[flow/run.sh]
#!/bin/bash
# the make line also repeats each setting of config.mk as NAME=value (left out here)
make -C /OpenROAD-flow-scripts/flow DESIGN_CONFIG=/design/flow/config.mk WORK_HOME=/design/flow/orfs CLKGATE_MAP_FILE= finish
[flow/config.mk]
export PLATFORM = sky130hd
export DESIGN_NAME = QAM
export DESIGN_NICKNAME = QAM
export VERILOG_FILES = /design/flow/design.v
export SDC_FILE = /design/flow/constraint.sdc
export NUM_CORES = 4
export LEC_CHECK = 0
export CAP_MARGIN = 5
export CELL_PAD_IN_SITES_DETAIL_PLACEMENT = 0
export CORE_ASPECT_RATIO = 0.89
export CORE_MARGIN = 2
export CORE_UTILIZATION = 71
export CTS_CLUSTER_DIAMETER = 28
export CTS_CLUSTER_SIZE = 45
export MIN_ROUTING_LAYER = met1
export SETUP_SLACK_MARGIN = 0.37
export SLEW_MARGIN = 20
[flow/constraint.sdc]
create_clock -name core_clock -period 3.73 [get_ports {clk}]
set_input_delay 0.7460 -clock core_clock [delete_from_list [all_inputs] [get_ports {clk}]]
set_output_delay 0.7460 -clock core_clock [all_outputs]
set_load 0.01 [all_outputs]
[flow/design.v]
`timescale 1ns/10ps
module DFF(clk, rst, D, Q);
input clk, rst;
input [17:0] D;
output reg [17:0] Q;
always @(posedge clk or posedge rst) begin
	if (rst) begin
	    Q <= 18'd0;
	end
	else begin
		Q <= D;
	end
end
endmodule
module FA(in1, in2, out);
input signed [15:0] in1;
input signed [17:0] in2;
output signed [17:0] out;
assign out = in1 + in2;
endmodule
`timescale 1ns/10ps
module SRRC(clk, rst, en, Din, Dout);
input clk, rst, en;
input [1:0] Din;
output [17:0] Dout;
wire signed [15:0] din;
wire signed [15:0] m [0:32];
wire [17:0] q [0:31]; 
wire [17:0] sum [0:31];
assign din = {Din, 14'd0};
assign m[0] = ~((din >>> 7) + (din >>> 9) + (din >>> 11)) + 1;
assign m[1] = ~((din >>> 8) + (din >>> 11) + (din >>> 13)) + 1;
assign m[2] = (din >>> 6) - (din >>> 8) - (din >>> 11) + (din >>> 14);
assign m[3] = (din >>> 6) + (din >>> 10) - (din >>> 12) - (din >>> 14);
assign m[4] = (din >>> 9) + (din >>> 12);
assign m[5] = ~((din >>> 6) + (din >>> 10) + (din >>> 12)) + 1;
assign m[6] = ~((din >>> 6) - (din >>> 9) + (din >>> 11) + (din >>> 14)) + 1;
assign m[7] = (din >>> 6) + (din >>> 9) - (din >>> 11) - (din >>> 13);
assign m[8] = (din >>> 4) - (din >>> 6) - (din >>> 8) + (din >>> 11) + (din >>> 14);
assign m[9] = (din >>> 6) - (din >>> 10) - (din >>> 13);
assign m[10] = ~((din >>> 4) + (din >>> 6) - (din >>> 10) - (din >>> 13)) + 1;
assign m[11] = ~((din >>> 3) + (din >>> 5) + (din >>> 9)) + 1;
assign m[12] = ~((din >>> 3) - (din >>> 6) - (din >>> 8) + (din >>> 13)) + 1;
assign m[13] = (din >>> 3) + (din >>> 5) + (din >>> 9) + (din >>> 11) - (din >>> 13);
assign m[14] = (din >>> 1) + (din >>> 4) + (din >>> 6) + (din >>> 9) - (din >>> 12) - (din >>> 14);
assign m[15] = din - (din >>> 5) + (din >>> 7) - (din >>> 9) - (din >>> 11) - (din >>> 13);
assign m[16] = din + (din >>> 3) + (din >>> 7) + (din >>> 9) - (din >>> 11);
assign m[17] = din - (din >>> 5) + (din >>> 7) - (din >>> 9) - (din >>> 11) - (din >>> 13);
assign m[18] = (din >>> 1) + (din >>> 4) + (din >>> 6) + (din >>> 9) - (din >>> 12) - (din >>> 14);
assign m[19] = (din >>> 3) + (din >>> 5) + (din >>> 9) + (din >>> 11) - (din >>> 13);
assign m[20] = ~((din >>> 3) - (din >>> 6) - (din >>> 8) + (din >>> 13)) + 1;
assign m[21] = ~((din >>> 3) + (din >>> 5) + (din >>> 9)) + 1;
assign m[22] = ~((din >>> 4) + (din >>> 6) - (din >>> 10) - (din >>> 13)) + 1;
assign m[23] = (din >>> 6) - (din >>> 10) - (din >>> 13);
assign m[24] = (din >>> 4) - (din >>> 6) - (din >>> 8) + (din >>> 11) + (din >>> 14);
assign m[25] = (din >>> 6) + (din >>> 9) - (din >>> 11) - (din >>> 13);
assign m[26] = ~((din >>> 6) - (din >>> 9) + (din >>> 11) + (din >>> 14)) + 1;
assign m[27] = ~((din >>> 6) + (din >>> 10) + (din >>> 12)) + 1;
assign m[28] = (din >>> 9) + (din >>> 12);
assign m[29] = (din >>> 6) + (din >>> 10) - (din >>> 12) - (din >>> 14);
assign m[30] = (din >>> 6) - (din >>> 8) - (din >>> 11) + (din >>> 14);
assign m[31] = ~((din >>> 8) + (din >>> 11) + (din >>> 13)) + 1;
assign m[32] = ~((din >>> 7) + (din >>> 9) + (din >>> 11)) + 1;
DFF u_DFF0 (.clk(clk), .rst(rst), .D(sum[1]), .Q(q[0]));
DFF u_DFF1 (.clk(clk), .rst(rst), .D(sum[2]), .Q(q[1]));
DFF u_DFF2 (.clk(clk), .rst(rst), .D(sum[3]), .Q(q[2]));
DFF u_DFF3 (.clk(clk), .rst(rst), .D(sum[4]), .Q(q[3]));
DFF u_DFF4 (.clk(clk), .rst(rst), .D(sum[5]), .Q(q[4]));
DFF u_DFF5 (.clk(clk), .rst(rst), .D(sum[6]), .Q(q[5]));
DFF u_DFF6 (.clk(clk), .rst(rst), .D(sum[7]), .Q(q[6]));
DFF u_DFF7 (.clk(clk), .rst(rst), .D(sum[8]), .Q(q[7]));
DFF u_DFF8 (.clk(clk), .rst(rst), .D(sum[9]), .Q(q[8]));
DFF u_DFF9 (.clk(clk), .rst(rst), .D(sum[10]), .Q(q[9]));
DFF u_DFF10 (.clk(clk), .rst(rst), .D(sum[11]), .Q(q[10]));
DFF u_DFF11 (.clk(clk), .rst(rst), .D(sum[12]), .Q(q[11]));
DFF u_DFF12 (.clk(clk), .rst(rst), .D(sum[13]), .Q(q[12]));
DFF u_DFF13 (.clk(clk), .rst(rst), .D(sum[14]), .Q(q[13]));
DFF u_DFF14 (.clk(clk), .rst(rst), .D(sum[15]), .Q(q[14]));
DFF u_DFF15 (.clk(clk), .rst(rst), .D(sum[16]), .Q(q[15]));
DFF u_DFF16 (.clk(clk), .rst(rst), .D(sum[17]), .Q(q[16]));
DFF u_DFF17 (.clk(clk), .rst(rst), .D(sum[18]), .Q(q[17]));
DFF u_DFF18 (.clk(clk), .rst(rst), .D(sum[19]), .Q(q[18]));
DFF u_DFF19 (.clk(clk), .rst(rst), .D(sum[20]), .Q(q[19]));
DFF u_DFF20 (.clk(clk), .rst(rst), .D(sum[21]), .Q(q[20]));
DFF u_DFF21 (.clk(clk), .rst(rst), .D(sum[22]), .Q(q[21]));
DFF u_DFF22 (.clk(clk), .rst(rst), .D(sum[23]), .Q(q[22]));
DFF u_DFF23 (.clk(clk), .rst(rst), .D(sum[24]), .Q(q[23]));
DFF u_DFF24 (.clk(clk), .rst(rst), .D(sum[25]), .Q(q[24]));
DFF u_DFF25 (.clk(clk), .rst(rst), .D(sum[26]), .Q(q[25]));
DFF u_DFF26 (.clk(clk), .rst(rst), .D(sum[27]), .Q(q[26]));
DFF u_DFF27 (.clk(clk), .rst(rst), .D(sum[28]), .Q(q[27]));
DFF u_DFF28 (.clk(clk), .rst(rst), .D(sum[29]), .Q(q[28]));
DFF u_DFF29 (.clk(clk), .rst(rst), .D(sum[30]), .Q(q[29]));
DFF u_DFF30 (.clk(clk), .rst(rst), .D(sum[31]), .Q(q[30]));
DFF u_DFF31 (.clk(clk), .rst(rst), .D({m[32][15], m[32][15], m[32]}), .Q(q[31]));
FA u_FA0 (.in1(m[0]), .in2(q[0]), .out(sum[0]));
FA u_FA1 (.in1(m[1]), .in2(q[1]), .out(sum[1]));
FA u_FA2 (.in1(m[2]), .in2(q[2]), .out(sum[2]));
FA u_FA3 (.in1(m[3]), .in2(q[3]), .out(sum[3]));
FA u_FA4 (.in1(m[4]), .in2(q[4]), .out(sum[4]));
FA u_FA5 (.in1(m[5]), .in2(q[5]), .out(sum[5]));
FA u_FA6 (.in1(m[6]), .in2(q[6]), .out(sum[6]));
FA u_FA7 (.in1(m[7]), .in2(q[7]), .out(sum[7]));
FA u_FA8 (.in1(m[8]), .in2(q[8]), .out(sum[8]));
FA u_FA9 (.in1(m[9]), .in2(q[9]), .out(sum[9]));
FA u_FA10 (.in1(m[10]), .in2(q[10]), .out(sum[10]));
FA u_FA11 (.in1(m[11]), .in2(q[11]), .out(sum[11]));
FA u_FA12 (.in1(m[12]), .in2(q[12]), .out(sum[12]));
FA u_FA13 (.in1(m[13]), .in2(q[13]), .out(sum[13]));
FA u_FA14 (.in1(m[14]), .in2(q[14]), .out(sum[14]));
FA u_FA15 (.in1(m[15]), .in2(q[15]), .out(sum[15]));
FA u_FA16 (.in1(m[16]), .in2(q[16]), .out(sum[16]));
FA u_FA17 (.in1(m[17]), .in2(q[17]), .out(sum[17]));
FA u_FA18 (.in1(m[18]), .in2(q[18]), .out(sum[18]));
FA u_FA19 (.in1(m[19]), .in2(q[19]), .out(sum[19]));
FA u_FA20 (.in1(m[20]), .in2(q[20]), .out(sum[20]));
FA u_FA21 (.in1(m[21]), .in2(q[21]), .out(sum[21]));
FA u_FA22 (.in1(m[22]), .in2(q[22]), .out(sum[22]));
FA u_FA23 (.in1(m[23]), .in2(q[23]), .out(sum[23]));
FA u_FA24 (.in1(m[24]), .in2(q[24]), .out(sum[24]));
FA u_FA25 (.in1(m[25]), .in2(q[25]), .out(sum[25]));
FA u_FA26 (.in1(m[26]), .in2(q[26]), .out(sum[26]));
FA u_FA27 (.in1(m[27]), .in2(q[27]), .out(sum[27]));
FA u_FA28 (.in1(m[28]), .in2(q[28]), .out(sum[28]));
FA u_FA29 (.in1(m[29]), .in2(q[29]), .out(sum[29]));
FA u_FA30 (.in1(m[30]), .in2(q[30]), .out(sum[30]));
FA u_FA31 (.in1(m[31]), .in2(q[31]), .out(sum[31]));
assign Dout = sum[0];
endmodule
module USI(clk, rst, en, lf_in, hf_out);
input clk, rst, en;
input [1:0] lf_in;
output reg [1:0] hf_out;
reg [1:0] switch;
always @(posedge clk or posedge rst) begin
	if (rst) begin
	    switch <= 2'd0;
	end
	else if(en) begin
		if(switch == 2'd3) begin
			switch <= 2'd0;
		end
		else begin
			switch <= switch + 2'd1;
		end
	end
	else begin
		switch <= switch;
	end
end
always @(posedge clk or posedge rst) begin
 	if (rst) begin
 	    hf_out <= 2'd0;
 	end
 	else if(en) begin
 		if(switch == 2'd2) begin
 			hf_out <= lf_in;
 		end
 		else begin
 			hf_out <= 2'd0;
 		end
 	end
 	else begin
 		hf_out <= hf_out;
 	end
 end 
endmodule
module SM(clk, rst, en, Din, I, Q);
input clk, rst, en;
input [1:0] Din;
output reg [1:0] I;
output reg [1:0] Q;
always @(posedge clk or posedge rst) begin
      if (rst) begin
          I <= 2'b00;
          Q <= 2'b00; 
      end
      else if(en) begin
            case(Din)
             0: begin
                  I <= 2'b01;
                  Q <= 2'b01;
             end
             1: begin
                  I <= 2'b01;
                  Q <= 2'b11;
             end
             2: begin
                  I <= 2'b11;
                  Q <= 2'b01;
             end
             3: begin
                  I <= 2'b11;
                  Q <= 2'b11;
             end
             default : begin
                  I <= I;
                  Q <= Q;
             end
            endcase
      end
      else begin
            I <= I;
            Q <= Q;
      end
end
endmodule
module SPC(clk, rst, en, Din, OUT);
input clk, rst, en;
input Din;
output reg [1:0] OUT;
reg swap;
always @(posedge clk or posedge rst) begin
	if (rst) begin
	    swap <= 1'd0;
	end
	else if(en) begin
		swap <= ~swap;
	end
	else begin
		swap <= swap;
	end
end
always @(posedge clk or posedge rst) begin
	if (rst) begin
	    OUT <= 2'd0;
	end
	else if(en) begin
		if(!swap) OUT[0] <= Din;
		else OUT <= (OUT << 1) | Din;
	end
	else begin
		OUT <= OUT;
	end
end
endmodule
`timescale 1ns/10ps
module QAM(clk, rst, en, Din, IFout);
input clk, rst, en;
input Din;
output reg signed [17:0] IFout;
wire [1:0] spc_out;
wire [1:0] sm_i;
wire [1:0] sm_q;
wire [1:0] lf_i;
wire [1:0] lf_q;
wire [1:0] usi_i;
wire [1:0] usi_q;
wire signed [17:0] srrc_i;
wire signed [17:0] srrc_q;
wire en0;
wire en1;
wire en2;
wire en3;
reg sm_ctrl;
reg [3:0] usi_ctrl;
reg [1:0] mix_cnt;
reg sync_i0, sync_i1, sync_q0, sync_q1;
reg ce2;
always @(posedge clk or posedge rst) begin
	if (rst) begin
	    ce2 <= 1'd0;
	end
	else begin
		ce2 <= ~ce2;
	end
end
assign en0 = en & ce2;
always @(posedge clk or posedge rst) begin
	if (rst) begin
	    sync_i0 <= 1'd0;
	    sync_q0 <= 1'd0; 
	end
	else begin
		sync_i0 <= sm_i[1];
		sync_q0 <= sm_q[1];
	end
end
always @(posedge clk or posedge rst) begin
	if (rst) begin
	    sync_i1 <= 1'd0;
	    sync_q1 <= 1'd0;
	end
	else begin
		sync_i1 <= sync_i0;
		sync_q1 <= sync_q0;
	end
end
always @(posedge clk or posedge rst) begin
	if (rst) begin
	    sm_ctrl <= 1'd0;
	end
	else if (ce2) begin
		sm_ctrl <= ~sm_ctrl;
	end
end
assign en1 = (sm_ctrl & ce2) ? 1'd1 : 1'd0;
always @(posedge clk or posedge rst) begin
	if (rst) begin
	    usi_ctrl <= 1'd0;
	end
	else if(en) begin
		if(usi_ctrl == 4'd8) usi_ctrl <= usi_ctrl;
		else usi_ctrl <= usi_ctrl + 4'd1;
	end
end
assign en2 = (usi_ctrl == 4'd8) ? 1'd1 : 1'd0;
assign en3 = 1'd1;
assign lf_i = {sync_i1, 1'd1};
assign lf_q = {sync_q1, 1'd1};
SPC u_SPC(.clk(clk),
	      .rst(rst),
	      .en(en0),
	      .Din(Din),
	      .OUT(spc_out)
	      );
SM u_SM(.clk(clk),
	    .rst(rst),
	    .en(en1),
	    .Din(spc_out),
	    .I(sm_i),
	    .Q(sm_q)
	    );
USI u_USI_i(.clk(clk),
	        .rst(rst),
	        .en(en2),
	        .lf_in(lf_i),
	        .hf_out(usi_i)
	        );
USI u_USI_q(.clk(clk),
	        .rst(rst),
	        .en(en2),
	        .lf_in(lf_q),
	        .hf_out(usi_q)
	        );
SRRC u_SRRC_i(.clk(clk),
	          .rst(rst),
	          .en(en3),
	          .Din(usi_i),
	          .Dout(srrc_i)
	          );
SRRC u_SRRC_q(.clk(clk),
	          .rst(rst),
	          .en(en3),
	          .Din(usi_q),
	          .Dout(srrc_q)
	          );
always @(posedge clk or posedge rst) begin
	if (rst) begin
	    mix_cnt <= 2'd0;
	end
	else if(en) begin
		if (mix_cnt == 2'd3) begin
			mix_cnt <= 2'd0;
		end
		else begin
			mix_cnt <= mix_cnt + 2'd1;
		end
	end
	else begin
		mix_cnt <= mix_cnt;
	end
end
always @(posedge clk or posedge rst) begin
	if (rst) begin
	    IFout <= 18'd0;
	end
	else if(en2) begin
		case(mix_cnt)
             3: begin
             	IFout <= srrc_i;
             end
             0: begin
             	IFout <= ~(srrc_q) + 18'd1;
             end
             1: begin
             	IFout <= ~(srrc_i) + 18'd1;
             end
             2: begin
             	IFout <= srrc_q;
             end
             default: begin
             	IFout <= IFout;
             end
		endcase
	end
	else begin
		IFout <= IFout;
	end
end
endmodule
==> results_tabular.tex, run 1 <==
% Synthesis and place-and-route results
\begin{tabular}{lr}
\hline
Metric & Value \\
\hline
\multicolumn{2}{l}{\textbf{Clock tree}} \\
TritonCTS clock tree & built \\
Latest clock arrival within the worst-skew pair & 1.00 ns \\
CTS hold repair buffers & 0 \\
Clock Sinks & 1157 \\
CTS Buffer Depth & 4 \\
Number of CTS-inserted buffers & $\sim$280 \\
Total number of H-tree levels & 5 \\
CTS root buffer & clkbuf\_16 \\
Clock transition at the registers of the reported paths & around 0.050 ns \\
\multicolumn{2}{l}{\textbf{Die}} \\
Top Ports & 22 \\
Overall die width & 341.9 µm \\
Placeable Area & 0.1009 mm² \\
Chip footprint & 0.1042 mm² \\
Die boundary height & 304.7 µm \\
FP Core Util & 0.7151 \\
\# rows & between 100 and 150 \\
\multicolumn{2}{l}{\textbf{Yosys}} \\
Most common reg cell & dfrtp\_1 \\
Fraction of registers with async set/reset & 1.000 \\
Leading cell type by number of instances after synthesis & dfrtp\_1 \\
Area fraction in compound gates after synthesis & 0.1527 \\
Chip area in the Yosys report & $\sim$0.072 mm² \\
Logic family by area & adder cells \\
Proportion of netlist area held by the largest area contributor & 0.4013 \\
Post-synthesis cell count from yosys & 6881 \\
Mux cell area share & 0.002601 \\
Biggest area consumer among synthesized cells & dfrtp\_1 \\
Leading cell types by count after synthesis & dfrtp\_1 (1157), ha\_1 (1041), xnor2\_1 (743), a21oi\_1 (535), nor2\_1 (477) \\
Post-synthesis sequential area ratio & 0.4013 \\
Synth Area in Simple Gates & 0.1099 \\
Gate count after technology mapping & 6881 \\
Yosys warning tally & 6 \\
Avg Synthesized Cell Area & 10.48 µm² \\
Number of enable-type register cells in the synthesized netlist & 0 \\
Synth Area in XOR/XNOR & 0.1153 \\
Netlist area before placement & 0.07214 mm² \\
Area share of fa/ha/maj cells after synthesis & 0.1983 \\
Nets in the synthesized netlist & 7990 \\
Synth unique cells & 93 \\
Flop and latch count out of synthesis & 1157 \\
Top area cells in the synthesized netlist & dfrtp\_1 (40\%), ha\_1 (18\%), xnor2\_1 (9.0\%), a21oi\_1 (3.7\%), xor2\_1 (2.5\%) \\
\multicolumn{2}{l}{\textbf{GRT}} \\
Number of global-route vias before repair & $\sim$64000 \\
Number of antenna violations at the first check in global routing & 25 \\
Combined global-route utilization of all metal layers & 0.3911 \\
Sum of overflow across all layers after global routing & 0 \\
Maximum number of pins on one net before global-route repair & 116 \\
Global-route wire length before repair & around 330000 µm \\
\multicolumn{2}{l}{\textbf{Timing}} \\
Worst clock skew & 0.07703 ns \\
Finish-stage setup viols & 151 \\
Number of hold-slack violations in the final timing report & 0 \\
Final worst path period share & 1.438 \\
Min Clock Period, post-route & 5.365 ns \\
Max frequency & 186.4 MHz \\
Post-route worst setup slack & -1.635 ns \\
Transition time at the pin with the least slew margin & 1.913 ns \\
Worst rel slew slack & -0.2894 \\
Sum of negative setup slack & -37.21 ns \\
Final slew viol count & 6 \\
RSZ-0062 raised after global routing & yes \\
\multicolumn{2}{l}{\textbf{Outcome}} \\
Checks failing in the layout checks & capacitance limit, slew limit, setup timing \\
Status & failed layout checks \\
\multicolumn{2}{l}{\textbf{Detailed routing}} \\
Vias per cell & 7.833 \\
Antenna violation net count after detailed routing & 0 \\
Number of vias after detailed routing & 75217 \\
Detailed Route Iter0 Violations & 12777 \\
Mean routed wirelength per cell & 34.31 µm \\
Remaining design rule violation count & 0 \\
First-pass detailed-route iteration total & 17 \\
Total detailed-routing wirelength & 329500 µm \\
\multicolumn{2}{l}{\textbf{Critical path}} \\
Launch point of the worst reg-to-reg path & u\_USI\_q.hf\_out[1] \\
Worst setup path end & u\_SRRC\_q.u\_DFF25.Q[16] \\
Critical path start-end classification & reg -> reg \\
Slowest cell on the critical path & o41ai\_2 \\
Cell chain of the critical path & clkinvlp\_4, ha\_4, buf\_12, buf\_4, buf\_12, clkbuf\_16, buf\_4, ha\_1, and2\_1, o21ai\_2, o31ai\_2, o41ai\_2, buf\_4, o21ai\_4, o21a\_1, nor2\_2, xnor2\_1 \\
Slack of the worst reg-to-reg path & -1.64 ns \\
Critical path's most frequent cell & buf\_4 \\
Buf+Inv Stages, Crit Path & 7 \\
Largest fanout of any net on the critical path & 9 \\
Critical path startpoint category & flip-flop \\
Worst reg2reg path endpoint & u\_SRRC\_q.u\_DFF25.Q[16] \\
Biggest cell delay along the critical path & 1.56 ns \\
Data arrival time of the worst path & 6.23 ns \\
CP Capture Type & flip-flop \\
Required arrival time at the worst endpoint & 4.60 ns \\
Path length in cells of the critical path & 17 \\
Reg2reg path depth & 17 \\
Family with the most delay on the worst path & AND-OR/OR-AND gates \\
Launch point of the worst path & u\_USI\_q.hf\_out[1] \\
\multicolumn{2}{l}{\textbf{Placement}} \\
Port bufs & 21 \\
Area after detailed placement & approximately 0.08 mm² \\
Routability Congestion & 0.8860 \\
Placed wire-length estimate after detailed placement & 113700 µm \\
Post-placement worst setup slack & -0.1985 ns \\
\multicolumn{2}{l}{\textbf{Cells and area}} \\
Final net count & 9153 \\
Fin area & 0.09749 mm² \\
Area of the multi-input gates & 0.04770 mm² \\
Final core occ & 0.9664 \\
Filler Cells Inserted & 1764 \\
Register area & 0.02896 mm² \\
Area Overhead vs Synth & 35.14\% \\
\multicolumn{2}{l}{\textbf{Flow run}} \\
Tool warning count & approximately 67 \\
Max cap viols & 3 \\
\multicolumn{2}{l}{\textbf{Min path}} \\
Path class of the lowest-slack min-delay path & in -> async \\
\hline
\end{tabular}
## routing by layer
metal | global-route usage | part of all wire | vias to the layer above
li1 | - | - | 27159
met1 | 0.4525 | 0.29 | 34840
met2 | 0.6754 | 0.43 | 8698
met3 | 0.06917 | 0.14 | 4486
met4 | 0.2386 | 0.14 | 34
met5 | 0 | 0.0027 | -
## per-stage QoR
step / hold WS [ns] / instances
5_1_grt: 0.2128 / 9586
4_1_cts: 0.2283 / 9324
3_5_place_dp: 0.3347 / 8727
2_1_floorplan: 0.3312 / 6881
6_report: 0.1848 / 9603
3_3_place_gp: 0.3323 / 8727
## what timing repair did
action | in CTS | in global routing
cloned | 4 | 8
buffers inserted | 121 | 248
resized | 409 | 989
pin swaps | 171 | 579
setup endpoints to repair | 320 | 391
## layout make-up
type,count,area share
clock inverters,117,0.01652
inverters,349,0.01400
repair buffers,912,0.08563
flip-flops and latches,1157,0.2970
multi-input cells,5345,0.4893
diodes,23,0.0005904
clock buffers,355,0.07965
repair inverters,1,0.00008984
well taps,1344,0.01725
==> inputs of run 2 (changes only) <==
Settings changed: CAP_MARGIN 5 to 20, CELL_PAD_IN_SITES_DETAIL_PLACEMENT 0 to unset, CORE_ASPECT_RATIO 0.89 to unset, CORE_UTILIZATION 71 to 64, CTS_CLUSTER_DIAMETER 28 to unset, CTS_CLUSTER_SIZE 45 to unset, MIN_ROUTING_LAYER met1 to unset, SETUP_SLACK_MARGIN 0.37 to unset.
Clock period 3.73 ns to 4.32 ns, I/O delays scaled along.
==> run 2 against run 1 <==
Now clean on timing, DRC and antenna; flip-flop count unchanged; cell count decreased by 9.3%; maximum frequency increased by 29%; register-to-register slack improved by 1.8 ns; global-route usage decreased by 13 points; clock-buffer cell count decreased by 169; critical endpoint is now u_SRRC_q.u_DFF2.Q[17].
==> results_tabular.tex, run 2 <==
% Synthesis and place-and-route results
\begin{tabular}{lr}
\hline
Metric & Value \\
\hline
\multicolumn{2}{l}{\textbf{Critical path}} \\
Slack of the worst reg-to-reg path & 0.16 ns (was -1.64 ns) \\
CP Capture Type & flip-flop (unchanged) \\
Data arrival time of the worst path & 4.81 ns (was 6.23 ns) \\
Launch point of the worst path & u\_USI\_q.hf\_out[1] (unchanged) \\
Launch point of the worst reg-to-reg path & u\_USI\_q.hf\_out[1] (unchanged) \\
Slowest cell on the critical path & xnor2\_1 (was o41ai\_2) \\
Family with the most delay on the worst path & XOR/XNOR gates (was AND-OR/OR-AND gates) \\
Worst setup path end & u\_SRRC\_q.u\_DFF2.Q[17] (was u\_SRRC\_q.u\_DFF25.Q[16]) \\
Worst reg2reg path endpoint & u\_SRRC\_q.u\_DFF2.Q[17] (was u\_SRRC\_q.u\_DFF25.Q[16]) \\
Critical path startpoint category & flip-flop (unchanged) \\
Reg2reg path depth & 16 (was 17) \\
Required arrival time at the worst endpoint & 4.97 ns (was 4.60 ns) \\
Cell chain of the critical path & inv\_1, ha\_1, nor2\_1, buf\_4, xnor2\_1, xnor2\_1, ha\_1, nor2\_1, nor2\_1, o41ai\_1, buf\_4, o21a\_1, a21oi\_1, a211oi\_1, a21oi\_1, xnor2\_1 (was clkinvlp\_4, ha\_4, buf\_12, buf\_4, buf\_12, clkbuf\_16, buf\_4, ha\_1, and2\_1, o21ai\_2, o31ai\_2, o41ai\_2, buf\_4, o21ai\_4, o21a\_1, nor2\_2, xnor2\_1) \\
Largest fanout of any net on the critical path & 6 (was 9) \\
Path length in cells of the critical path & 16 (was 17) \\
Biggest cell delay along the critical path & 0.81 ns (was 1.56 ns) \\
Critical path start-end classification & reg -> reg (unchanged) \\
Buf+Inv Stages, Crit Path & 3 (was 7) \\
\multicolumn{2}{l}{\textbf{Detailed routing}} \\
First-pass detailed-route iteration total & 7 (was 17) \\
Antenna violation net count after detailed routing & 0 (unchanged) \\
Number of diodes & 0 (was 23) \\
Mean routed wirelength per cell & 17.04 µm (was 34.31 µm) \\
Remaining design rule violation count & 0 (unchanged) \\
Total detailed-routing wirelength & 148400 µm (was 329500 µm) \\
Vias per cell & 5.801 (was 7.833) \\
Number of vias after detailed routing & 50523 (was 75217) \\
Detailed Route Iter0 Violations & 2446 (was 12777) \\
\multicolumn{2}{l}{\textbf{Clock tree}} \\
TritonCTS clock tree & built (unchanged) \\
Number of CTS-inserted buffers & 131 (was 278) \\
Post-CTS setup-driven buffer insertion count & 0 (was 121) \\
CTS root buffer & clkbuf\_16 (unchanged) \\
Latest clock arrival within the worst-skew pair & 0.74 ns (was 1.00 ns) \\
Clock transition at the registers of the reported paths & 0.06 ns (was 0.05 ns) \\
Clock Sinks & 1157 (unchanged) \\
CTS-repair resized insts & 0 (was 409) \\
Total number of H-tree levels & 4 (was 5) \\
CTS hold repair buffers & 0 (unchanged) \\
CTS Buffer Depth & 3 (was 4) \\
\multicolumn{2}{l}{\textbf{Yosys}} \\
Leading cell types by count after synthesis & dfrtp\_1 (1157), ha\_1 (1041), xnor2\_1 (743), a21oi\_1 (535), nor2\_1 (477) (unchanged) \\
Logic family by area & adder cells (unchanged) \\
Area fraction in compound gates after synthesis & 0.1527 (unchanged) \\
Yosys warning tally & 6 (unchanged) \\
Post-synthesis sequential area ratio & 0.4013 (unchanged) \\
Chip area in the Yosys report & 0.07214 mm² (unchanged) \\
Flop and latch count out of synthesis & 1157 (unchanged) \\
Biggest area consumer among synthesized cells & dfrtp\_1 (unchanged) \\
Gate count after technology mapping & 6881 (unchanged) \\
Nets in the synthesized netlist & 7990 (unchanged) \\
Most common reg cell & dfrtp\_1 (unchanged) \\
Number of enable-type register cells in the synthesized netlist & 0 (unchanged) \\
Area share of fa/ha/maj cells after synthesis & 0.1983 (unchanged) \\
Top area cells in the synthesized netlist & dfrtp\_1 (40\%), ha\_1 (18\%), xnor2\_1 (9.0\%), a21oi\_1 (3.7\%), xor2\_1 (2.5\%) (unchanged) \\
Leading cell type by number of instances after synthesis & dfrtp\_1 (unchanged) \\
Post-synthesis cell count from yosys & 6881 (unchanged) \\
Proportion of netlist area held by the largest area contributor & 0.4013 (unchanged) \\
Avg Synthesized Cell Area & 10.48 µm² (unchanged) \\
Fraction of registers with async set/reset & 1.000 (unchanged) \\
Netlist area before placement & 0.07214 mm² (unchanged) \\
Synth Area in XOR/XNOR & 0.1153 (unchanged) \\
Mux cell area share & 0.002601 (unchanged) \\
Synth unique cells & 93 (unchanged) \\
Synth Area in Simple Gates & 0.1099 (unchanged) \\
\multicolumn{2}{l}{\textbf{Timing}} \\
Min Clock Period, post-route & 4.158 ns (was 5.365 ns) \\
Number of hold-slack violations in the final timing report & 0 (unchanged) \\
Finish-stage setup viols & 0 (was 151) \\
RSZ-0062 raised after global routing & no (was yes) \\
Max frequency & 240.5 MHz (was 186.4 MHz) \\
Final worst path period share & 0.9626 (was 1.438) \\
Worst rel slew slack & 0.3285 (was -0.2894) \\
Worst clock skew & 0.02718 ns (was 0.07703 ns) \\
Post-route worst setup slack & 0.1616 ns (was -1.635 ns) \\
Transition time at the pin with the least slew margin & 1.000 ns (was 1.913 ns) \\
Final slew viol count & 0 (was 6) \\
Sum of negative setup slack & 0 ns (was -37.21 ns) \\
\multicolumn{2}{l}{\textbf{GRT}} \\
Sum of overflow across all layers after global routing & 0 (unchanged) \\
Combined global-route utilization of all metal layers & 0.2631 (was 0.3911) \\
Global-route wire length before repair & 251900 µm (was 327400 µm) \\
Number of antenna violations at the first check in global routing & 0 (was 25) \\
Number of global-route vias before repair & 51294 (was 63620) \\
Maximum number of pins on one net before global-route repair & 141 (was 116) \\
\multicolumn{2}{l}{\textbf{Outcome}} \\
Status & no timing/DRC/antenna violations (was failed layout checks) \\
\multicolumn{2}{l}{\textbf{Die}} \\
\# rows & 123 (was 110) \\
Die boundary height & 339.7 µm (was 304.7 µm) \\
Chip footprint & 0.1154 mm² (was 0.1042 mm²) \\
Top Ports & 22 (unchanged) \\
Overall die width & 339.7 µm (was 341.9 µm) \\
FP Core Util & 0.6430 (was 0.7151) \\
Placeable Area & 0.1122 mm² (was 0.1009 mm²) \\
\multicolumn{2}{l}{\textbf{Cells and area}} \\
Filler Cells Inserted & 8315 (was 1764) \\
Area of the multi-input gates & 0.04188 mm² (was 0.04770 mm²) \\
Register area & 0.02896 mm² (unchanged) \\
Final net count & 8225 (was 9153) \\
Area Overhead vs Synth & 10.45\% (was 35.14\%) \\
\multicolumn{2}{l}{\textbf{Min path}} \\
Path class of the lowest-slack min-delay path & reg -> reg (was in -> async) \\
Number of cells traversed by the worst hold path & 0 \\
Capture endpoint of the worst hold path & u\_SRRC\_q.u\_DFF10.Q[3] \\
Hold path start & u\_SRRC\_q.u\_DFF11.Q[3] \\
\multicolumn{2}{l}{\textbf{Placement}} \\
Port bufs & 21 (unchanged) \\
Post-placement worst setup slack & 0.1700 ns (was -0.1985 ns) \\
Routability Congestion & 0.8638 (was 0.8860) \\
Placed wire-length estimate after detailed placement & 106900 µm (was 113700 µm) \\
\multicolumn{2}{l}{\textbf{Flow run}} \\
Max cap viols & 0 (was 3) \\
Tool warning count & 63 (was 67) \\
\hline
\end{tabular}
[run 2: layout make-up]
| cell class | instances | area share |
|---|---|---|
| clock buffer | 186 | 0.04780 |
| clock inverter | 41 | 0.006391 |
| inverter | 349 | 0.01652 |
| multi-input combinational | 5345 | 0.5256 |
| sequential | 1157 | 0.3634 |
| tap | 1500 | 0.02355 |
| timing repair buffer | 132 | 0.01671 |
[run 2: metal layers]
metal  routed length [µm]  track usage
met4                 4156      0.08785
met1                67920       0.3487
met5                    0            0
met2                72330       0.4505
met3                 4021      0.03041
[run 2: stage by stage]
stage | util | hold slack, ns | area (µm²) | std cells
2_1_floorplan | - | 0.3312 | 72170 | 6881
3_3_place_gp | 0.6714 | 0.3326 | 75320 | 8483
3_5_place_dp | 0.6714 | 0.3347 | 75320 | 8483
4_1_cts | 0.7099 | 0.3403 | 79640 | 8710
5_1_grt | 0.7103 | 0.3398 | 79680 | 8710
6_report | 0.7103 | 0.3417 | 79680 | 8710
==> inputs of run 3 (changes only) <==
Settings changed: ABC_AREA set to 1, CAP_MARGIN 20 to 5, CELL_PAD_IN_SITES_DETAIL_PLACEMENT set to 0, CORE_ASPECT_RATIO set to 0.89, CORE_UTILIZATION 64 to 71, CTS_CLUSTER_SIZE set to 27, MIN_ROUTING_LAYER set to met1, PLACE_DENSITY_LB_ADDON set to 0.11, SETUP_SLACK_MARGIN set to 0.37.
Clock period 4.32 ns to 1.3 ns, I/O delays scaled along.
==> run 3 against run 2 <==
The flow now stops in clock tree synthesis (4_1_cts); area after synthesis increased by 2.5%; synthesized cell count increased by 17%; die size decreased by 7.5%.
==> results_tabular.tex, run 3 <==
% Generated from flow reports
\begin{tabular}{lr}
\hline
Metric & Value \\
\hline
\multicolumn{2}{l}{\textbf{Yosys}} \\
Proportion of netlist area held by the largest area contributor & 0.3915 (was 0.4013) \\
Nets in the synthesized netlist & 9178 (was 7990) \\
Synth Area in Simple Gates & 0.1314 (was 0.1099) \\
Logic family by area & adder cells (unchanged) \\
Chip area in the Yosys report & 0.07395 mm² (was 0.07214 mm²) \\
Mux cell area share & 0.0001523 (was 0.002601) \\
Leading cell type by number of instances after synthesis & nand2\_1 (was dfrtp\_1) \\
Area share of fa/ha/maj cells after synthesis & 0.1935 (was 0.1983) \\
Area fraction in compound gates after synthesis & 0.1295 (was 0.1527) \\
Synth unique cells & 51 (was 93) \\
Netlist area before placement & 0.07395 mm² (was 0.07214 mm²) \\
Biggest area consumer among synthesized cells & dfrtp\_1 (unchanged) \\
Post-synthesis sequential area ratio & 0.3915 (was 0.4013) \\
Top area cells in the synthesized netlist & dfrtp\_1 (39\%), ha\_1 (18\%), xor2\_1 (8.7\%), nand2\_1 (7.6\%), a21oi\_1 (6.6\%) (was dfrtp\_1 (40\%), ha\_1 (18\%), xnor2\_1 (9.0\%), a21oi\_1 (3.7\%), xor2\_1 (2.5\%)) \\
Gate count after technology mapping & 8069 (was 6881) \\
Leading cell types by count after synthesis & nand2\_1 (1503), dfrtp\_1 (1157), ha\_1 (1041), a21oi\_1 (968), xor2\_1 (734) (was dfrtp\_1 (1157), ha\_1 (1041), xnor2\_1 (743), a21oi\_1 (535), nor2\_1 (477)) \\
Fraction of registers with async set/reset & 1.000 (unchanged) \\
Avg Synthesized Cell Area & 9.165 µm² (was 10.48 µm²) \\
Number of enable-type register cells in the synthesized netlist & 0 (unchanged) \\
Post-synthesis cell count from yosys & 8069 (was 6881) \\
Flop and latch count out of synthesis & 1157 (unchanged) \\
Yosys warning tally & 6 (unchanged) \\
Most common reg cell & dfrtp\_1 (unchanged) \\
Synth Area in XOR/XNOR & 0.1163 (was 0.1153) \\
\multicolumn{2}{l}{\textbf{Die}} \\
Chip footprint & 0.1068 mm² (was 0.1154 mm²) \\
FP Core Util & 0.7167 (was 0.6430) \\
Die boundary height & 308.5 µm (was 339.7 µm) \\
Overall die width & 346.1 µm (was 339.7 µm) \\
Placeable Area & 0.1032 mm² (was 0.1122 mm²) \\
Top Ports & 22 (unchanged) \\
\# rows & 111 (was 123) \\
\multicolumn{2}{l}{\textbf{Placement}} \\
Post-placement worst setup slack & -2.519 ns (was 0.1700 ns) \\
Routability Congestion & 0.9743 (was 0.8638) \\
Port bufs & 21 (unchanged) \\
Placed wire-length estimate after detailed placement & 188400 µm (was 106900 µm) \\
\multicolumn{2}{l}{\textbf{Outcome}} \\
Halt Reason & [ERROR DPL-0033] detailed placement checks failed during check placement. \\
Fail Step & clock tree synthesis (4\_1\_cts) \\
Status & stopped before the end (was no timing/DRC/antenna violations) \\
\hline
\end{tabular}
==> run 3: stage by stage <==
step | area (µm²) | cells | hold WS (ns)
3_3_place_gp | 94200 | 11772 | 0.3314
2_1_floorplan | 74020 | 8069 | 0.3312
3_5_place_dp | 94200 | 11772 | 0.3347
==> inputs of run 4 (changes only) <==
Settings changed: ABC_AREA 1 to unset, CAP_MARGIN 5 to 15, CELL_PAD_IN_SITES_DETAIL_PLACEMENT 0 to unset, CORE_ASPECT_RATIO 0.89 to unset, CORE_UTILIZATION 71 to 72, CTS_CLUSTER_DIAMETER set to 390, CTS_CLUSTER_SIZE 27 to unset, HOLD_SLACK_MARGIN set to 0.29, MIN_ROUTING_LAYER met1 to unset, PLACE_DENSITY_LB_ADDON 0.11 to unset, SETUP_SLACK_MARGIN 0.37 to 0.41.
Clock period 1.3 ns to 3.7 ns, I/O delays scaled along.
==> run 4 against run 3 <==
Synthesized cell count shrank 15%; die size shrank 3.8%; the layout now fails its checks (setup timing); area after synthesis shrank 2.4%.
==> results_tabular.tex, run 4 <==
% Synthesis and place-and-route results
\begin{tabular}{lr}
\hline
Metric & Value \\
\hline
\multicolumn{2}{l}{\textbf{Die}} \\
Overall die width & 320.5 µm (was 346.1 µm) \\
Die boundary height & 320.5 µm (was 308.5 µm) \\
Top Ports & 22 (unchanged) \\
FP Core Util & 0.7235 (was 0.7167) \\
Chip footprint & 0.1027 mm² (was 0.1068 mm²) \\
Placeable Area & 0.09971 mm² (was 0.1032 mm²) \\
\# rows & 116 (was 111) \\
\multicolumn{2}{l}{\textbf{Critical path}} \\
CP Capture Type & flip-flop \\
Worst setup path end & u\_SRRC\_i.u\_DFF8.Q[17] \\
Family with the most delay on the worst path & AND-OR/OR-AND gates \\
Launch point of the worst reg-to-reg path & u\_USI\_i.hf\_out[1] \\
Reg2reg path depth & 15 \\
Slowest cell on the critical path & a311oi\_2 \\
Slack of the worst reg-to-reg path & -0.56 ns \\
Launch point of the worst path & u\_USI\_i.hf\_out[1] \\
Critical path startpoint category & flip-flop \\
Critical path's most frequent cell & buf\_4 \\
Critical path start-end classification & reg -> reg \\
Worst reg2reg path endpoint & u\_SRRC\_i.u\_DFF8.Q[17] \\
Biggest cell delay along the critical path & 0.67 ns \\
Cell chain of the critical path & clkinvlp\_4, buf\_12, buf\_6, ha\_4, buf\_4, nor2\_4, buf\_4, ha\_1, and2\_1, a22o\_1, a311oi\_2, nor2\_1, a211o\_1, a21oi\_2, xnor2\_1 \\
Path length in cells of the critical path & 15 \\
Data arrival time of the worst path & 4.94 ns \\
Largest fanout of any net on the critical path & 5 \\
Buf+Inv Stages, Crit Path & 5 \\
Required arrival time at the worst endpoint & 4.38 ns \\
\multicolumn{2}{l}{\textbf{Yosys}} \\
Synth Area in Simple Gates & 0.1099 (was 0.1314) \\
Synth unique cells & 93 (was 51) \\
Fraction of registers with async set/reset & 1.000 (unchanged) \\
Leading cell types by count after synthesis & dfrtp\_1 (1157), ha\_1 (1041), xnor2\_1 (743), a21oi\_1 (535), nor2\_1 (477) (was nand2\_1 (1503), dfrtp\_1 (1157), ha\_1 (1041), a21oi\_1 (968), xor2\_1 (734)) \\
Netlist area before placement & 0.07214 mm² (was 0.07395 mm²) \\
Number of enable-type register cells in the synthesized netlist & 0 (unchanged) \\
Biggest area consumer among synthesized cells & dfrtp\_1 (unchanged) \\
Post-synthesis sequential area ratio & 0.4013 (was 0.3915) \\
Area fraction in compound gates after synthesis & 0.1527 (was 0.1295) \\
Logic family by area & adder cells (unchanged) \\
Leading cell type by number of instances after synthesis & dfrtp\_1 (was nand2\_1) \\
Nets in the synthesized netlist & 7990 (was 9178) \\
Yosys warning tally & 6 (unchanged) \\
Top area cells in the synthesized netlist & dfrtp\_1 (40\%), ha\_1 (18\%), xnor2\_1 (9.0\%), a21oi\_1 (3.7\%), xor2\_1 (2.5\%) (was dfrtp\_1 (39\%), ha\_1 (18\%), xor2\_1 (8.7\%), nand2\_1 (7.6\%), a21oi\_1 (6.6\%)) \\
Flop and latch count out of synthesis & 1157 (unchanged) \\
Synth Area in XOR/XNOR & 0.1153 (was 0.1163) \\
Proportion of netlist area held by the largest area contributor & 0.4013 (was 0.3915) \\
Mux cell area share & 0.002601 (was 0.0001523) \\
Post-synthesis cell count from yosys & 6881 (was 8069) \\
Chip area in the Yosys report & 0.07214 mm² (was 0.07395 mm²) \\
Most common reg cell & dfrtp\_1 (unchanged) \\
Gate count after technology mapping & 6881 (was 8069) \\
Avg Synthesized Cell Area & 10.48 µm² (was 9.165 µm²) \\
Area share of fa/ha/maj cells after synthesis & 0.1983 (was 0.1935) \\
\multicolumn{2}{l}{\textbf{GRT}} \\
Global-route wire length before repair & between 200000 and 300000 µm \\
Combined global-route utilization of all metal layers & 0.3382 \\
Maximum number of pins on one net before global-route repair & around 130 \\
Sum of overflow across all layers after global routing & 0 \\
Number of antenna violations at the first check in global routing & 0 \\
Number of global-route vias before repair & about 58000 \\
\multicolumn{2}{l}{\textbf{Outcome}} \\
Status & failed layout checks (was stopped before the end) \\
Checks failing in the layout checks & setup timing \\
\multicolumn{2}{l}{\textbf{Cells and area}} \\
Final core occ & 0.8853 \\
Register area & 0.02896 mm² \\
Area Overhead vs Synth & 22.36\% \\
Filler Cells Inserted & around 4600 \\
Area of the multi-input gates & between 0.04 and 0.05 mm² \\
Number of standard cells in the layout, taps in and fillers out & a little over 9000 \\
Final net count & approximately 8900 \\
\multicolumn{2}{l}{\textbf{Detailed routing}} \\
Vias per cell & 6.310 \\
Remaining design rule violation count & 0 \\
Number of vias after detailed routing & 57808 \\
First-pass detailed-route iteration total & 7 \\
Antenna violation net count after detailed routing & 0 \\
Mean routed wirelength per cell & 21.28 µm \\
Total detailed-routing wirelength & 194900 µm \\
Detailed Route Iter0 Violations & 3918 \\
\multicolumn{2}{l}{\textbf{Min path}} \\
Hold path start & u\_SRRC\_i.u\_DFF5.Q[1] \\
Capture endpoint of the worst hold path & u\_SRRC\_i.u\_DFF4.Q[1] \\
Number of cells traversed by the worst hold path & 0 \\
Path class of the lowest-slack min-delay path & reg -> reg \\
\multicolumn{2}{l}{\textbf{Timing}} \\
Min Clock Period, post-route & approximately 4.3 ns \\
Worst rel slew slack & 0.4776 \\
RSZ-0062 raised after global routing & yes \\
Worst clock skew & 0.02347 ns \\
Post-route worst setup slack & -0.5597 ns \\
Finish-stage setup viols & 14 \\
Final worst path period share & 1.151 \\
Max frequency & $\sim$230 MHz \\
Final slew viol count & 0 \\
Number of hold-slack violations in the final timing report & 0 \\
Transition time at the pin with the least slew margin & about 0.8 ns \\
\multicolumn{2}{l}{\textbf{Clock tree}} \\
Total number of H-tree levels & 4 \\
CTS Buffer Depth & 3 \\
Number of CTS-inserted buffers & around 130 \\
CTS hold repair buffers & 0 \\
CTS root buffer & clkbuf\_16 \\
Clock Sinks & 1157 \\
Latest clock arrival within the worst-skew pair & 0.76 ns \\
TritonCTS clock tree & built \\
Clock transition at the registers of the reported paths & 0.07 ns \\
\multicolumn{2}{l}{\textbf{Placement}} \\
Placed wire-length estimate after detailed placement & 114600 µm (was 188400 µm) \\
Routability Congestion & 0.8846 (was 0.9743) \\
Cells after DPL & 8746 (was 11772) \\
Port bufs & 21 (unchanged) \\
\multicolumn{2}{l}{\textbf{Flow run}} \\
Max cap viols & 0 \\
Tool warning count & approximately 64 \\
\hline
\end{tabular}
-- run 4: area by class of cell --
class / instances / area share
Sequential cell: 1157 / 0.3280
Antenna cell: 2 / 0.00005670
Tap cell: 1298 / 0.01840
Multi-Input combinational cell: 5345 / 0.5115
Clock buffer: 187 / 0.04271
Timing Repair Buffer: 775 / 0.07759
Clock inverter: 49 / 0.006577
Inverter: 349 / 0.01512
-- run 4: per-stage QoR --
step / setup WS, ns / hold WS [ns] / instance area, µm² / TNS [ns]
after floorplan: -13.01 / 0.3312 / 72170 / -
after global placement: -0.1197 / 0.3317 / 78590 / -0.4168
after CTS: 0.1236 / 0.3394 / 85500 / 0
after detailed placement: -0.2680 / 0.3355 / 78590 / -3.524
final: -0.5597 / 0.3338 / 88270 / -2.002
after global routing: -0.5205 / 0.3516 / 88270 / -5.043
-- run 4: what timing repair did --
action                     CTS  global route
setup buffers               93            76
hold endpoints to repair     0             0
pin swaps                  145           223
cloned                       4             5
resized                    352           432
setup endpoints to repair  325           368
-- run 4: layer usage --
metal,vias to the layer above,GRT usage,wire [µm]
li1,26456,-,-
met3,742,0.04351,9827
met1,28605,0.4083,75930
met4,0,0.1628,11240
met5,-,0,0
met2,2005,0.5990,97930
==> inputs of run 5 (changes only) <==
Settings changed: CAP_MARGIN 15 to 20, CORE_UTILIZATION 72 to 70, CTS_CLUSTER_DIAMETER 390 to unset, HOLD_SLACK_MARGIN 0.29 to unset, MAX_ROUTING_LAYER set to met4, SETUP_SLACK_MARGIN 0.41 to unset.
Clock period 3.7 ns to 3.0 ns, I/O delays scaled along.
==> run 5 against run 4 <==
The flow now stops in clock tree synthesis (4_1_cts); area after synthesis unchanged; die size increased by 2.8%; synthesized cell count unchanged.
==> results_tabular.tex, run 5 <==
% Generated from flow reports
\begin{tabular}{lr}
\hline
Metric & Value \\
\hline
\multicolumn{2}{l}{\textbf{Outcome}} \\
Status & stopped before the end (was failed layout checks) \\
Fail Step & clock tree synthesis (4\_1\_cts) \\
Halt Reason & [ERROR DPL-0033] detailed placement checks failed during check placement. \\
\multicolumn{2}{l}{\textbf{Yosys}} \\
Gate count after technology mapping & 6881 (unchanged) \\
Most common reg cell & dfrtp\_1 (unchanged) \\
Chip area in the Yosys report & 0.07214 mm² (unchanged) \\
Post-synthesis sequential area ratio & 0.4013 (unchanged) \\
Post-synthesis cell count from yosys & 6881 (unchanged) \\
Flop and latch count out of synthesis & 1157 (unchanged) \\
Number of enable-type register cells in the synthesized netlist & 0 (unchanged) \\
Leading cell type by number of instances after synthesis & dfrtp\_1 (unchanged) \\
Area fraction in compound gates after synthesis & 0.1527 (unchanged) \\
Area share of fa/ha/maj cells after synthesis & 0.1983 (unchanged) \\
Netlist area before placement & 0.07214 mm² (unchanged) \\
Synth Area in Simple Gates & 0.1099 (unchanged) \\
Synth unique cells & 93 (unchanged) \\
Proportion of netlist area held by the largest area contributor & 0.4013 (unchanged) \\
Nets in the synthesized netlist & 7990 (unchanged) \\
Biggest area consumer among synthesized cells & dfrtp\_1 (unchanged) \\
Mux cell area share & 0.002601 (unchanged) \\
Synth Area in XOR/XNOR & 0.1153 (unchanged) \\
Yosys warning tally & 6 (unchanged) \\
Top area cells in the synthesized netlist & dfrtp\_1 (40\%), ha\_1 (18\%), xnor2\_1 (9.0\%), a21oi\_1 (3.7\%), xor2\_1 (2.5\%) (unchanged) \\
Leading cell types by count after synthesis & dfrtp\_1 (1157), ha\_1 (1041), xnor2\_1 (743), a21oi\_1 (535), nor2\_1 (477) (unchanged) \\
Logic family by area & adder cells (unchanged) \\
Avg Synthesized Cell Area & 10.48 µm² (unchanged) \\
Fraction of registers with async set/reset & 1.000 (unchanged) \\
\multicolumn{2}{l}{\textbf{Placement}} \\
Port bufs & 21 (unchanged) \\
Routability Congestion & 0.9028 (was 0.8846) \\
Placed wire-length estimate after detailed placement & 127100 µm (was 114600 µm) \\
Post-placement worst setup slack & -1.062 ns (was -0.2680 ns) \\
\multicolumn{2}{l}{\textbf{Die}} \\
FP Core Util & 0.7071 (was 0.7235) \\
Placeable Area & 0.1020 mm² (was 0.09971 mm²) \\
Die boundary height & 325.0 µm (was 320.5 µm) \\
Top Ports & 22 (unchanged) \\
Chip footprint & 0.1056 mm² (was 0.1027 mm²) \\
\# rows & 117 (was 116) \\
Overall die width & 325.0 µm (was 320.5 µm) \\
\hline
\end{tabular}
-- run 5: through the flow --
step | util | instances | hold WS [ns] | instance area, µm²
floorplan | - | 6881 | 0.3312 | 72170
global placement | 0.8412 | 9758 | 0.3326 | 85830
detailed placement | 0.8412 | 9758 | 0.3347 | 85830
==> inputs of run 6 (changes only) <==
Settings changed: CAP_MARGIN 20 to 40, CTS_CLUSTER_SIZE set to 70, MAX_ROUTING_LAYER met4 to unset, SETUP_SLACK_MARGIN set to -0.3.
Clock period 3.0 ns to 3.15 ns, I/O delays scaled along.
==> run 6 against run 5 <==
Synthesized cell count did not move; area after synthesis did not move; die size did not move; the layout now fails its checks (setup timing).
==> results_tabular.tex, run 6 <==
% Synthesis and place-and-route results
\begin{tabular}{lr}
\hline
Metric & Value \\
\hline
\multicolumn{2}{l}{\textbf{Timing}} \\
Worst clock skew & 0.02687 ns \\
RSZ-0062 raised after global routing & yes \\
Finish-stage setup viols & 483 \\
Transition time at the pin with the least slew margin & 1.107 ns \\
Min Clock Period, post-route & 4.169 ns \\
Worst rel slew slack & 0.2595 \\
Final slew viol count & 0 \\
Max frequency & 239.9 MHz \\
Sum of negative setup slack & -178.44 ns \\
Final worst path period share & 1.323 \\
Number of hold-slack violations in the final timing report & 0 \\
Post-route worst setup slack & -1.019 ns \\
\multicolumn{2}{l}{\textbf{Die}} \\
Overall die width & 325.0 µm (unchanged) \\
FP Core Util & 0.7071 (unchanged) \\
Placeable Area & 0.1020 mm² (unchanged) \\
Top Ports & 22 (unchanged) \\
Chip footprint & 0.1056 mm² (unchanged) \\
\# rows & 117 (unchanged) \\
Die boundary height & 325.0 µm (unchanged) \\
\multicolumn{2}{l}{\textbf{Yosys}} \\
Number of enable-type register cells in the synthesized netlist & 0 (unchanged) \\
Fraction of registers with async set/reset & 1.000 (unchanged) \\
Nets in the synthesized netlist & 7990 (unchanged) \\
Logic family by area & adder cells (unchanged) \\
Synth Area in XOR/XNOR & 0.1153 (unchanged) \\
Mux cell area share & 0.002601 (unchanged) \\
Avg Synthesized Cell Area & 10.48 µm² (unchanged) \\
Most common reg cell & dfrtp\_1 (unchanged) \\
Proportion of netlist area held by the largest area contributor & 0.4013 (unchanged) \\
Area fraction in compound gates after synthesis & 0.1527 (unchanged) \\
Top area cells in the synthesized netlist & dfrtp\_1 (40\%), ha\_1 (18\%), xnor2\_1 (9.0\%), a21oi\_1 (3.7\%), xor2\_1 (2.5\%) (unchanged) \\
Yosys warning tally & 6 (unchanged) \\
Leading cell types by count after synthesis & dfrtp\_1 (1157), ha\_1 (1041), xnor2\_1 (743), a21oi\_1 (535), nor2\_1 (477) (unchanged) \\
Synth Area in Simple Gates & 0.1099 (unchanged) \\
Netlist area before placement & 0.07214 mm² (unchanged) \\
Biggest area consumer among synthesized cells & dfrtp\_1 (unchanged) \\
Post-synthesis cell count from yosys & 6881 (unchanged) \\
Gate count after technology mapping & 6881 (unchanged) \\
Flop and latch count out of synthesis & 1157 (unchanged) \\
Area share of fa/ha/maj cells after synthesis & 0.1983 (unchanged) \\
Leading cell type by number of instances after synthesis & dfrtp\_1 (unchanged) \\
Chip area in the Yosys report & 0.07214 mm² (unchanged) \\
Post-synthesis sequential area ratio & 0.4013 (unchanged) \\
Synth unique cells & 93 (unchanged) \\
\multicolumn{2}{l}{\textbf{Clock tree}} \\
Total number of H-tree levels & 4 \\
Clock transition at the registers of the reported paths & 0.06 ns \\
Number of CTS-inserted buffers & 131 \\
TritonCTS clock tree & built \\
CTS root buffer & clkbuf\_16 \\
Latest clock arrival within the worst-skew pair & 0.78 ns \\
Clock Sinks & 1157 \\
CTS Buffer Depth & 3 \\
\multicolumn{2}{l}{\textbf{Detailed routing}} \\
Remaining design rule violation count & 0 \\
First-pass detailed-route iteration total & 9 \\
Max layer used & met5 \\
Detailed Route Iter0 Violations & between 6000 and 7000 \\
Antenna violation net count after detailed routing & 0 \\
Number of vias after detailed routing & 67575 \\
Met3 routed WL & 22660 µm \\
Vias per cell & 6.758 \\
Post-route met1 wirelength & 86330 µm \\
Total detailed-routing wirelength & about 260000 µm \\
Met2 routed wirelength & 123400 µm \\
Number of diodes & 0 \\
Mean routed wirelength per cell & 25.72 µm \\
\multicolumn{2}{l}{\textbf{Cells and area}} \\
Filler Cells Inserted & 3191 \\
Area Overhead vs Synth & 32.21\% \\
Final net count & 9651 \\
Register area & 0.02896 mm² \\
Fin area & about 0.095 mm² \\
Area of the multi-input gates & between 0.04 and 0.05 mm² \\
Final core occ & 0.9348 \\
Number of standard cells in the layout, taps in and fillers out & 10000 \\
\multicolumn{2}{l}{\textbf{Placement}} \\
Area after detailed placement & 0.08483 mm² (was 0.08583 mm²) \\
Cells after DPL & 9623 (was 9758) \\
Placed wire-length estimate after detailed placement & 126900 µm (was 127100 µm) \\
Port bufs & 21 (unchanged) \\
Routability Congestion & 0.8953 (was 0.9028) \\
\multicolumn{2}{l}{\textbf{GRT}} \\
Number of antenna violations at the first check in global routing & 5 \\
Sum of overflow across all layers after global routing & 0 \\
Combined global-route utilization of all metal layers & 0.3646 \\
Global-route wire length before repair & approximately 320000 µm \\
Maximum number of pins on one net before global-route repair & roughly 120 \\
Number of global-route vias before repair & 64004 \\
\multicolumn{2}{l}{\textbf{Critical path}} \\
Worst reg2reg path endpoint & u\_SRRC\_q.u\_DFF23.Q[17] \\
Launch point of the worst path & u\_USI\_q.hf\_out[1] \\
Slack of the worst reg-to-reg path & -1.02 ns \\
Slowest cell on the critical path & a221oi\_4 \\
Largest fanout of any net on the critical path & 5 \\
Launch point of the worst reg-to-reg path & u\_USI\_q.hf\_out[1] \\
Cell chain of the critical path & clkinvlp\_4, buf\_6, buf\_6, ha\_4, nor2\_4, buf\_6, ha\_4, a221oi\_4, o21bai\_1, a21oi\_2, xor2\_1, buf\_4, buf\_6, ha\_4, and3\_4, a21oi\_4, o211a\_1, a21oi\_2, xnor2\_1 \\
Critical path startpoint category & flip-flop \\
Worst setup path end & u\_SRRC\_q.u\_DFF23.Q[17] \\
Critical path start-end classification & reg -> reg \\
Buf+Inv Stages, Crit Path & 6 \\
Biggest cell delay along the critical path & $\sim$0.52 ns \\
Path length in cells of the critical path & 19 \\
Required arrival time at the worst endpoint & 3.79 ns \\
CP Capture Type & flip-flop \\
Critical path's most frequent cell & buf\_6 \\
Reg2reg path depth & 19 \\
Data arrival time of the worst path & 4.81 ns \\
Family with the most delay on the worst path & AND-OR/OR-AND gates \\
\multicolumn{2}{l}{\textbf{Flow run}} \\
Tool warning count & 63 \\
Max cap viols & 0 \\
\multicolumn{2}{l}{\textbf{Outcome}} \\
Checks failing in the layout checks & setup timing \\
Status & failed layout checks (was stopped before the end) \\
\multicolumn{2}{l}{\textbf{Min path}} \\
Path class of the lowest-slack min-delay path & in -> async \\
\hline
\end{tabular}
run 6: layout make-up:
cell class / count / area share
flip-flops and latches: 1157 / 0.3036
clock inverters: 48 / 0.005024
inverters: 349 / 0.01413
well taps: 1368 / 0.01795
repair inverters: 1 / 0.00007871
repair buffers: 1557 / 0.1335
clock buffers: 175 / 0.03985
multi-input cells: 5345 / 0.4859
run 6: repair_timing:
item,CTS,global route
gates resized,366,673
gates cloned,2,4
pin swaps,150,364
hold buffers,0,0
setup endpoints to repair,247,308
setup buffers,71,133
run 6: metrics by stage:
| step | hold WS, ns | setup WS, ns |
|---|---|---|
| 6_report | 0.2972 | -1.019 |
| 3_3_place_gp | 0.3326 | -0.6623 |
| 4_1_cts | 0.2878 | -0.4685 |
| 5_1_grt | 0.3301 | -1.001 |
| 3_5_place_dp | 0.3347 | -0.7418 |
| 2_1_floorplan | 0.3312 | -13.45 |
run 6: per-layer routing:
| metal | track usage | vias to the layer above |
|---|---|---|
| met5 | 0 | - |
| li1 | - | 27995 |
| met4 | 0.1917 | 4 |
| met1 | 0.4234 | 32767 |
| met3 | 0.05116 | 2046 |
| met2 | 0.6540 | 4763 |
==> inputs of run 7 (changes only) <==
Settings changed: CAP_MARGIN 40 to 15, CTS_CLUSTER_SIZE 70 to unset, SETUP_SLACK_MARGIN -0.3 to 1.05.
Clock period 3.15 ns to 3.92 ns, I/O delays scaled along.
==> run 7 against run 6 <==
Now clean on timing, DRC and antenna; clock-buffer cell count up 17; sequential share of layout area up 3.0 points; critical path type unchanged; largest cell class unchanged.
==> results_tabular.tex, run 7 <==
% Synthesis and place-and-route results
\begin{tabular}{lr}
\hline
Metric & Value \\
\hline
\multicolumn{2}{l}{\textbf{Outcome}} \\
Status & no timing/DRC/antenna violations (was failed layout checks) \\
\multicolumn{2}{l}{\textbf{Timing}} \\
Min Clock Period, post-route & 3.793 ns (was 4.169 ns) \\
Sum of negative setup slack & 0 ns (was -178.44 ns) \\
Final slew viol count & 0 (unchanged) \\
Finish-stage setup viols & 0 (was 483) \\
Fin Hold WS & 0.3352 ns (was 0.2972 ns) \\
Worst rel slew slack & 0.3665 (was 0.2595) \\
\multicolumn{2}{l}{\textbf{Yosys}} \\
Biggest area consumer among synthesized cells & dfrtp\_1 (unchanged) \\
Most common reg cell & dfrtp\_1 (unchanged) \\
Area share of fa/ha/maj cells after synthesis & 0.1983 (unchanged) \\
Leading cell type by number of instances after synthesis & dfrtp\_1 (unchanged) \\
Chip area in the Yosys report & 0.07214 mm² (unchanged) \\
Synth Area in XOR/XNOR & 0.1153 (unchanged) \\
Logic family by area & adder cells (unchanged) \\
Area fraction in compound gates after synthesis & 0.1527 (unchanged) \\
Yosys warning tally & 6 (unchanged) \\
Flop and latch count out of synthesis & 1157 (unchanged) \\
Post-synthesis cell count from yosys & 6881 (unchanged) \\
\multicolumn{2}{l}{\textbf{Clock tree}} \\
Clock Sinks & 1157 (unchanged) \\
Number of CTS-inserted buffers & 130 (was 131) \\
Latest clock arrival within the worst-skew pair & 0.76 ns (was 0.78 ns) \\
TritonCTS clock tree & built (unchanged) \\
\multicolumn{2}{l}{\textbf{Placement}} \\
Port bufs & 21 (unchanged) \\
Routability Congestion & 0.9006 (was 0.8953) \\
\multicolumn{2}{l}{\textbf{GRT}} \\
Global-route wire length before repair & 275800 µm (was 316200 µm) \\
Maximum number of pins on one net before global-route repair & 118 (was 123) \\
Number of antenna violations at the first check in global routing & 2 (was 5) \\
Sum of overflow across all layers after global routing & 0 (unchanged) \\
\multicolumn{2}{l}{\textbf{Detailed routing}} \\
Antenna violation net count after detailed routing & 0 (unchanged) \\
Remaining design rule violation count & 0 (unchanged) \\
Total detailed-routing wirelength & 179400 µm (was 257200 µm) \\
Number of vias after detailed routing & 55184 (was 67575) \\
Detailed Route Iter0 Violations & 3289 (was 6722) \\
\multicolumn{2}{l}{\textbf{Critical path}} \\
Cell chain of the critical path & inv\_4, buf\_6, ha\_4, buf\_12, buf\_8, buf\_16, fa\_1, a21o\_1, a21oi\_2, o21bai\_1, a21oi\_2, o21bai\_1, a211oi\_2, o21ai\_1, a31o\_2, a21oi\_2, xnor2\_1 (was clkinvlp\_4, buf\_6, buf\_6, ha\_4, nor2\_4, buf\_6, ha\_4, a221oi\_4, o21bai\_1, a21oi\_2, xor2\_1, buf\_4, buf\_6, ha\_4, and3\_4, a21oi\_4, o211a\_1, a21oi\_2, xnor2\_1) \\
Buf+Inv Stages, Crit Path & 5 (was 6) \\
Path length in cells of the critical path & 17 (was 19) \\
Worst reg2reg path endpoint & u\_SRRC\_q.u\_DFF26.Q[16] (was u\_SRRC\_q.u\_DFF23.Q[17]) \\
Critical path start-end classification & reg -> reg (unchanged) \\
Data arrival time of the worst path & 4.44 ns (was 4.81 ns) \\
Reg2reg path depth & 17 (was 19) \\
Biggest cell delay along the critical path & 0.46 ns (was 0.52 ns) \\
Slack of the worst reg-to-reg path & 0.13 ns (was -1.02 ns) \\
Launch point of the worst reg-to-reg path & u\_USI\_q.hf\_out[0] (was u\_USI\_q.hf\_out[1]) \\
\multicolumn{2}{l}{\textbf{Min path}} \\
Number of cells traversed by the worst hold path & 0 \\
\multicolumn{2}{l}{\textbf{Cells and area}} \\
Area Overhead vs Synth & 20.36\% (was 32.21\%) \\
\multicolumn{2}{l}{\textbf{Die}} \\
\# rows & 117 (unchanged) \\
\hline
\end{tabular}
[run 7: stage by stage]
| stage | utilization | instances | instance area (µm²) | setup slack [ns] |
|---|---|---|---|---|
| global route | 0.8510 | 8999 | 86830 | 0.01177 |
| global placement | 0.7509 | 8535 | 76610 | 0.07930 |
| finish | 0.8510 | 9000 | 86830 | 0.1273 |
| CTS | 0.8269 | 8906 | 84370 | 0.2665 |
| detailed placement | 0.7509 | 8535 | 76610 | 0.02356 |
| floorplan | - | 6881 | 72170 | -12.84 |
[run 7: cell type report]
cell class / instances / area (µm²)
Timing Repair Buffer: 545 / 5343
Multi-Input combinational cell: 5345 / 44970
Fill cell: 5370 / 15200
Sequential cell: 1157 / 28960
Tap cell: 1368 / 1712
Inverter: 349 / 1338
Clock inverter: 43 / 628.1
Clock buffer: 192 / 3881
Antenna cell: 1 / 2.502
[run 7: layer usage]
layer,wire length (µm),track usage,share of wire,up-vias
li1,-,-,-,25986
met3,7179,0.03592,0.040,544
met2,91090,0.5611,0.51,1395
met5,24,0,0.00013,-
met1,72120,0.3926,0.40,27255
met4,8987,0.1410,0.050,4
[run 7: repair_timing]
action / CTS / global route
gates resized: 362 / 315
pin swaps: 161 / 198
endpoints found under the setup margin: 580 / 630
gates cloned: 12 / 8
setup buffers: 124 / 85
